Design SuperBallPickupMasterRotaryChampionDeluxe5, start of the top module:
module SuperBallPickupMasterRotaryChampionDeluxe5(
	input LeftA,
	input LeftB,
	input RightA,
	input RightB,
	input LeftA2,
	input LeftB2,
	input RightA2,
	input RightB2,
	input wire clk,			 
	input wire reset,			 
	output wire [6:0] seg,	 
	output wire [3:0] an,	 
	output wire dp,			 
	output wire [2:0] red,	 
	output wire [2:0] green, 
	output wire [1:0] blue,	 
	output wire hsync,		 
	output wire vsync,			 
	output resetOut
	);
make LEC_CHECK=0 ABC_AREA=1 CAP_MARGIN=0 CORE_MARGIN=2 CORE_UTILIZATION=72 CTS_CLUSTER_DIAMETER=321 CTS_CLUSTER_SIZE=15 GPL_ROUTABILITY_DRIVEN=0 PLACE_DENSITY_LB_ADDON=0.01 SETUP_SLACK_MARGIN=1.46 SLEW_MARGIN=20 finish   # period 5.67 ns
run.sh (not shown) runs the stock make flow with config.mk's settings and CLKGATE_MAP_FILE=.
Rerun with:
--- a/flow/config.mk
+++ b/flow/config.mk
@@ -9,9 +9,4 @@
 export CAP_MARGIN = 0
 export CORE_MARGIN = 2
-export CORE_UTILIZATION = 72
-export CTS_CLUSTER_DIAMETER = 321
-export CTS_CLUSTER_SIZE = 15
-export GPL_ROUTABILITY_DRIVEN = 0
-export PLACE_DENSITY_LB_ADDON = 0.01
-export SETUP_SLACK_MARGIN = 1.46
+export CORE_UTILIZATION = 69
 export SLEW_MARGIN = 20
==> flow/constraint.sdc (replaced) <==
create_clock -name core_clock -period 11.3 [get_ports {clk}]
set_input_delay 2.2600 -clock core_clock [delete_from_list [all_inputs] [get_ports {clk}]]
set_output_delay 2.2600 -clock core_clock [all_outputs]
set_load 0.01 [all_outputs]
What happened: Clock-buffer cell count goes up by 13; clock power falls by 24%; cell area is higher by 0.39%; worst hold slack is worse by 0.011 ns; register-to-register slack is better by 5.4 ns.
Rerun with:
--- a/flow/config.mk
+++ b/flow/config.mk
@@ -6,7 +6,6 @@
 export NUM_CORES = 4
 export LEC_CHECK = 0
-export ABC_AREA = 1
-export CAP_MARGIN = 0
+export CAP_MARGIN = 20
 export CORE_MARGIN = 2
-export CORE_UTILIZATION = 69
+export CORE_UTILIZATION = 40
 export SLEW_MARGIN = 20
==> flow/constraint.sdc (replaced) <==
create_clock -name core_clock -period 10.1 [get_ports {clk}]
set_input_delay 2.0200 -clock core_clock [delete_from_list [all_inputs] [get_ports {clk}]]
set_output_delay 2.0200 -clock core_clock [all_outputs]
set_load 0.01 [all_outputs]
Non-clock buffer count is higher by 10.
Power is higher by about 13%.
Die size is higher by about 60%.
Sequential power is higher by 11%.
Routed wire length is lower by about 10%.
Worst hold slack is worse by 0.012 ns.
Setup slack is worse by 1.8 ns.
Cell area is lower by 5.6%.
Final cell count is lower by 15%.
Count of clock-buffer cells in the layout is higher by 1.
Rerun with:
--- a/flow/config.mk
+++ b/flow/config.mk
@@ -8,4 +8,6 @@
 export CAP_MARGIN = 20
 export CORE_MARGIN = 2
-export CORE_UTILIZATION = 40
+export CORE_UTILIZATION = 66
+export CTS_CLUSTER_SIZE = 25
+export SETUP_SLACK_MARGIN = -0.4
 export SLEW_MARGIN = 20
==> flow/constraint.sdc (replaced) <==
create_clock -name core_clock -period 8.69 [get_ports {clk}]
set_input_delay 1.7380 -clock core_clock [delete_from_list [all_inputs] [get_ports {clk}]]
set_output_delay 1.7380 -clock core_clock [all_outputs]
set_load 0.01 [all_outputs]
Outcome: The changed run completed with no timing, DRC or antenna violations; via count goes up by 3.4%; clock power goes up by 13%; design area goes down by 1.8%.

## alpha
SuperBallPickupMasterRotaryChampionDeluxe5 again, from the RTL that the note above started with.
==> flow/design.v (excerpt) <==
module SuperBallPickupMasterRotaryChampionDeluxe5(
	input LeftA,
	input LeftB,
	input RightA,
	input RightB,
	input LeftA2,
	input LeftB2,
	input RightA2,
	input RightB2,
	input wire clk,			 
	input wire reset,			 
	output wire [6:0] seg,	 
	output wire [3:0] an,	 
	output wire dp,			 
	output wire [2:0] red,	 
	output wire [2:0] green, 
	output wire [1:0] blue,	 
	output wire hsync,		 
	output wire vsync,			 
	output resetOut
	);
make LEC_CHECK=0 ABC_AREA=1 CAP_MARGIN=20 CORE_MARGIN=2 CORE_UTILIZATION=72 CTS_CLUSTER_DIAMETER=376 CTS_CLUSTER_SIZE=10 PLACE_DENSITY=0.36 SETUP_SLACK_MARGIN=1.66 SLEW_MARGIN=20 finish   # period 5.63 ns
Setup changes, alpha to beta
- setting MAX_ROUTING_LAYER to met4 for the first time
- changing SETUP_SLACK_MARGIN from 1.66 to 1.47
- removing CTS_CLUSTER_SIZE (formerly 10)
- removing CTS_CLUSTER_DIAMETER (formerly 376)
- removing PLACE_DENSITY (formerly 0.36)
- setting PLACE_DENSITY_LB_ADDON to 0.01 for the first time
- Relative to alpha, the fraction of area in registers of beta is lower by 0.32 points.
- On layout sequential cell count, alpha and beta are neck and neck.
- Maximum cell stage delay along the critical path delta (alpha -> beta): insignificant
- alpha → beta: design area up about 1.1%; post-place instance area flat; portion of the clock cycle consumed by the worst path in the final layout down 1.2 points; worst-case reg-to-reg path depth up 2.
- There was hardly any difference in worst hold slack between beta and alpha.
- Global-route usage: alpha and beta compared, lower one is alpha
Relative to beta, the following input files were edited for gamma:
- putting CTS_CLUSTER_DIAMETER at 39 where nothing was set
- swapping 1.47 for 1.25 in SETUP_SLACK_MARGIN
- clearing MAX_ROUTING_LAYER, which used to be met4
- putting CTS_CLUSTER_SIZE at 72 where nothing was set
Findings:
Met3 wire length: gamma higher than beta. When gamma is set beside beta, its utilization of the core after routing turns out to be 2.8 points larger. When the final numbers for beta and gamma were put side by side, the setup slack turned out to be greater in gamma. Final hold violation count essentially unchanged between beta and gamma. Comparing the two runs side by side, gamma comes out ahead of beta on final critical delay including setup and external delays. First-pass GRT wire length: gamma worse than beta. Areal power density over the cells was lower in beta than in gamma. Looking at internal power summed over all cells, gamma sits about 20% above beta.
What delta does differently from gamma at the input level:
- CTS_CLUSTER_DIAMETER changed from 39 to 376
- PLACE_DENSITY_LB_ADDON removed (was 0.01)
- CTS_CLUSTER_SIZE removed (was 72)
- SETUP_SLACK_MARGIN changed from 1.25 to 0.65
Results
- For the global-route usage, delta came in 1.5 points lower than gamma did.
- | number of instances in the placed design | gamma vs delta | ≈ equal |
- Of gamma and delta, gamma shows the lower internal reg-to-reg setup slack, with delta above it.
- Die width: gamma vs delta, no meaningful difference
- What delta reported for cell area power density has to be multiplied by 1.17 to get the figure for gamma.
- From gamma to delta the numbers moved as follows: area after synthesis shows no meaningful change; layout sequential cell count now sits at about the same level; area growth from synthesis to final layout decreased by 3.5 points relative to the old numbers; worst setup slack higher.

Starting RTL as in the previous note.
Design SuperBallPickupMasterRotaryChampionDeluxe5, start of the top module:
module SuperBallPickupMasterRotaryChampionDeluxe5(
	input LeftA,
	input LeftB,
	input RightA,
	input RightB,
	input LeftA2,
	input LeftB2,
	input RightA2,
	input RightB2,
	input wire clk,			 
	input wire reset,			 
	output wire [6:0] seg,	 
	output wire [3:0] an,	 
	output wire dp,			 
	output wire [2:0] red,	 
	output wire [2:0] green, 
	output wire [1:0] blue,	 
	output wire hsync,		 
	output wire vsync,			 
	output resetOut
	);
==> flow/config.mk <==
export PLATFORM = sky130hd
export DESIGN_NAME = SuperBallPickupMasterRotaryChampionDeluxe5
export DESIGN_NICKNAME = SuperBallPickupMasterRotaryChampionDeluxe5
export VERILOG_FILES = /design/flow/design.v
export SDC_FILE = /design/flow/constraint.sdc
export NUM_CORES = 4
export LEC_CHECK = 0
export ABC_AREA = 0
export CAP_MARGIN = 20
export CELL_PAD_IN_SITES_GLOBAL_PLACEMENT = 3
export CORE_ASPECT_RATIO = 1.35
export CORE_MARGIN = 5
export CORE_UTILIZATION = 27
export CTS_CLUSTER_SIZE = 36
export GPL_ROUTABILITY_DRIVEN = 0
export MIN_ROUTING_LAYER = met2
export PLACE_DENSITY_LB_ADDON = 0.12
export SETUP_SLACK_MARGIN = -0.6
export SLEW_MARGIN = 20
export TNS_END_PERCENT = 90
==> flow/constraint.sdc <==
create_clock -name core_clock -period 12.7 [get_ports {clk}]
set_input_delay 2.5400 -clock core_clock [delete_from_list [all_inputs] [get_ports {clk}]]
set_output_delay 2.5400 -clock core_clock [all_outputs]
set_load 0.01 [all_outputs]
Change:
ABC_AREA = not set   (was 0)
CELL_PAD_IN_SITES_GLOBAL_PLACEMENT = not set   (was 3)
CORE_ASPECT_RATIO = not set   (was 1.35)
CORE_MARGIN = 2   (was 5)
CORE_UTILIZATION = 63   (was 27)
CTS_CLUSTER_SIZE = not set   (was 36)
GPL_ROUTABILITY_DRIVEN = not set   (was 0)
MIN_ROUTING_LAYER = not set   (was met2)
PLACE_DENSITY_LB_ADDON = not set   (was 0.12)
SETUP_SLACK_MARGIN = not set   (was -0.6)
TNS_END_PERCENT = not set   (was 90)
clock period = 11.9 ns   (was 12.7 ns; I/O delays follow)
Worst setup slack is worse by 0.54 ns.
Sequential power came out higher by about 6%.
Cell area falls by about 4.4%.
Via count decreases by 28%.
Power barely changes.
Area after synthesis is unchanged.
Non-clock buffer count came out lower by 19.
Wire length drops by 21%.
Global-route usage is higher by 6.7 points.

Starting RTL as in the previous note.
export LEC_CHECK = 0
export ABC_AREA = 1
export CAP_MARGIN = 20
export CELL_PAD_IN_SITES_GLOBAL_PLACEMENT = 3
export CORE_ASPECT_RATIO = 1.35
export CORE_MARGIN = 5
export CORE_UTILIZATION = 27
export HOLD_SLACK_MARGIN = 0.09
export MIN_ROUTING_LAYER = met2
export PLACE_DENSITY_LB_ADDON = 0.12
export SETUP_SLACK_MARGIN = -0.6
export SLEW_MARGIN = 20
create_clock -name core_clock -period 12.7 [get_ports {clk}]
Next try:
ABC_AREA = not set   (was 1)
CELL_PAD_IN_SITES_GLOBAL_PLACEMENT = not set   (was 3)
CORE_ASPECT_RATIO = not set   (was 1.35)
CORE_MARGIN = 2   (was 5)
CORE_UTILIZATION = 40   (was 27)
HOLD_SLACK_MARGIN = not set   (was 0.09)
MIN_ROUTING_LAYER = not set   (was met2)
PLACE_DENSITY_LB_ADDON = not set   (was 0.12)
SETUP_SLACK_MARGIN = not set   (was -0.6)
clock period = 20.0 ns   (was 12.7 ns; I/O delays follow)
Outcome:
- area after synthesis came out lower by 7.7%
- clock power is lower by 40%
- first-iteration DRC count shrinks by 67%
- worst setup slack improved by 4.8 ns
- combinational power went down by 46%
- final area shrinks by 9.3%
- sequential cell count is unchanged
- routed wire length drops by 33%
- non-clock buffer count went up by 2
- clock-buffer cell count goes down by 14
Next try:
CORE_UTILIZATION = 56   (was 40)
SETUP_SLACK_MARGIN = 2.49   (was not set)
clock period = 8.69 ns   (was 20.0 ns; I/O delays follow)
Effect:
- power increases by 130%
- sequential share of layout area came out lower by 0.74 points
- final area is higher by 2.5%
- wire length went up by 4.0%
- utilization rises by 20 points

SuperBallPickupMasterRotaryChampionDeluxe5 again, from the RTL that the note above started with.
export LEC_CHECK = 0
export ABC_AREA = 1
export CAP_MARGIN = 20
export CELL_PAD_IN_SITES_GLOBAL_PLACEMENT = 0
export CORE_ASPECT_RATIO = 1.35
export CORE_MARGIN = 2
export CORE_UTILIZATION = 72
export HOLD_SLACK_MARGIN = 0.09
export MIN_ROUTING_LAYER = met1
export PLACE_DENSITY_LB_ADDON = 0.12
export SETUP_SLACK_MARGIN = 1.42
export SLEW_MARGIN = 20
create_clock -name core_clock -period 5.63 [get_ports {clk}]
The baseline ran to the end with no violations.
Rerun with:
- CELL_PAD_IN_SITES_GLOBAL_PLACEMENT: 0 -> unset
- CORE_ASPECT_RATIO: 1.35 -> unset
- HOLD_SLACK_MARGIN: 0.09 -> unset
- MIN_ROUTING_LAYER: met1 -> unset
- PLACE_DENSITY_LB_ADDON: 0.12 -> 0.01
- SETUP_SLACK_MARGIN: 1.42 -> 1.47
After rerunning: Area after synthesis does not change; sequential power is about the same; register-to-register slack is better by 80 ps.
Rerun with:
- CTS_CLUSTER_SIZE: unset -> 72
- SETUP_SLACK_MARGIN: 1.47 -> 0.94
After rerunning: The new run ran to the end with no violations; setup slack is better by 170 ps; flip-flop count stays the same; clock power goes down by 10%; critical path depth climbs by 2; via count rose by 1.6%; cell area rose by 1.6%.
Rerun with:
- CTS_CLUSTER_SIZE: 72 -> unset
- MAX_ROUTING_LAYER: unset -> met4
- SETUP_SLACK_MARGIN: 0.94 -> 1.45
=>
- setup slack got worse by 24 ps
- clock-buffer cell count is unchanged
- total power is lower slightly
Rerun with:
- CTS_CLUSTER_DIAMETER: unset -> 29
- CTS_CLUSTER_SIZE: unset -> 72
- MAX_ROUTING_LAYER: met4 -> unset
- SETUP_SLACK_MARGIN: 1.45 -> 1.25
Effect:
- wire length rises by about 9%
- via count rises by 3.7%
- cell area rises by about 6%
- worst setup slack loses 18 ps

Starting RTL as in the previous note.
clock: 6.54 ns
lec_check: 0
abc_area: 0
cap_margin: 0
cell_pad_in_sites_detail_placement: 2
cell_pad_in_sites_global_placement: 0
core_aspect_ratio: 0.85
core_margin: 5
core_utilization: 65
cts_cluster_size: 77
gpl_routability_driven: 1
gpl_timing_driven: 0
hold_slack_margin: 0.14
min_routing_layer: met1
place_density_lb_addon: 0.12
setup_slack_margin: -0.24
slew_margin: 15
tns_end_percent: 65
The baseline ended with an error in detailed placement (DPL-0033).
Next try:
ABC_AREA = 1   (was 0)
CAP_MARGIN = 20   (was 0)
CELL_PAD_IN_SITES_DETAIL_PLACEMENT = default   (was 2)
CELL_PAD_IN_SITES_GLOBAL_PLACEMENT = default   (was 0)
CORE_ASPECT_RATIO = default   (was 0.85)
CORE_MARGIN = 2   (was 5)
CORE_UTILIZATION = 58   (was 65)
CTS_CLUSTER_SIZE = default   (was 77)
GPL_ROUTABILITY_DRIVEN = default   (was 1)
GPL_TIMING_DRIVEN = default   (was 0)
HOLD_SLACK_MARGIN = default   (was 0.14)
MIN_ROUTING_LAYER = default   (was met1)
PLACE_DENSITY_LB_ADDON = default   (was 0.12)
SETUP_SLACK_MARGIN = default   (was -0.24)
SLEW_MARGIN = 20   (was 15)
TNS_END_PERCENT = default   (was 65)
clock period = 6.52 ns   (was 6.54 ns; I/O delays follow)
The changed run finished with timing, DRC and antenna clean.
Area after synthesis rises by a little under a tenth.
Die area rises by about a fifth.
Synthesized cell count rises by a quarter to a third.
Next try:
CORE_UTILIZATION = 72   (was 58)
clock period = 10.4 ns   (was 6.52 ns; I/O delays follow)
Result: The new run completed with no timing, DRC or antenna violations; power goes down by 39%; sequential cell count stays the same; first-iteration DRC count rose by 33%; sequential power drops by 37%; routed wire length falls by 2.0%; combinational power went down by 37%; final area went down by 1.1%; global-route usage goes up by 5.9 points; worst hold slack hardly moves; die size goes down by 19%.

try-garnet:
Starting RTL as in the previous note.
Settings: LEC_CHECK=0, CAP_MARGIN=20, CORE_MARGIN=2, CORE_UTILIZATION=71, CTS_CLUSTER_DIAMETER=358, CTS_CLUSTER_SIZE=25, PLACE_DENSITY=0.65, SETUP_SLACK_MARGIN=-0.4, SLEW_MARGIN=20; clock period 8.69 ns.
try-garnet went all the way through synthesis, placement and routing and the layout is clean on timing, DRC and antenna.
The inputs of try-raven differ from those of try-garnet as listed below.
# try-garnet
export LEC_CHECK = 0
export CAP_MARGIN = 20
export CORE_MARGIN = 2
export CORE_UTILIZATION = 71
export CTS_CLUSTER_DIAMETER = 358
export CTS_CLUSTER_SIZE = 25
export PLACE_DENSITY = 0.65
export SETUP_SLACK_MARGIN = -0.4
export SLEW_MARGIN = 20
create_clock -name core_clock -period 8.69 [get_ports {clk}]
# try-raven
export LEC_CHECK = 0
export CAP_MARGIN = 20
export CORE_MARGIN = 2
export CORE_UTILIZATION = 40
export SETUP_SLACK_MARGIN = 0.77
export SLEW_MARGIN = 20
create_clock -name core_clock -period 10.1 [get_ports {clk}]
Results
try-raven | status: complete | timing, DRC, antenna: pass
try-raven against try-garnet: met3 usage in global routing down 0.45 points; pre-placement core utilization down 31 points; max-slew headroom at the worst pin up 1.7 points.
Re fraction of area in multi-input gates: try-raven is 3.0 points down on try-garnet.
Delta(required time of the critical path, try-raven - try-garnet) > 0
Per the comparison of try-raven with try-garnet, cell leakage power went up 4.5%, clock skew went up 0.0070 ns, Yosys chip area held.
No activity file was given, so power comes from the tool's default toggle rates.
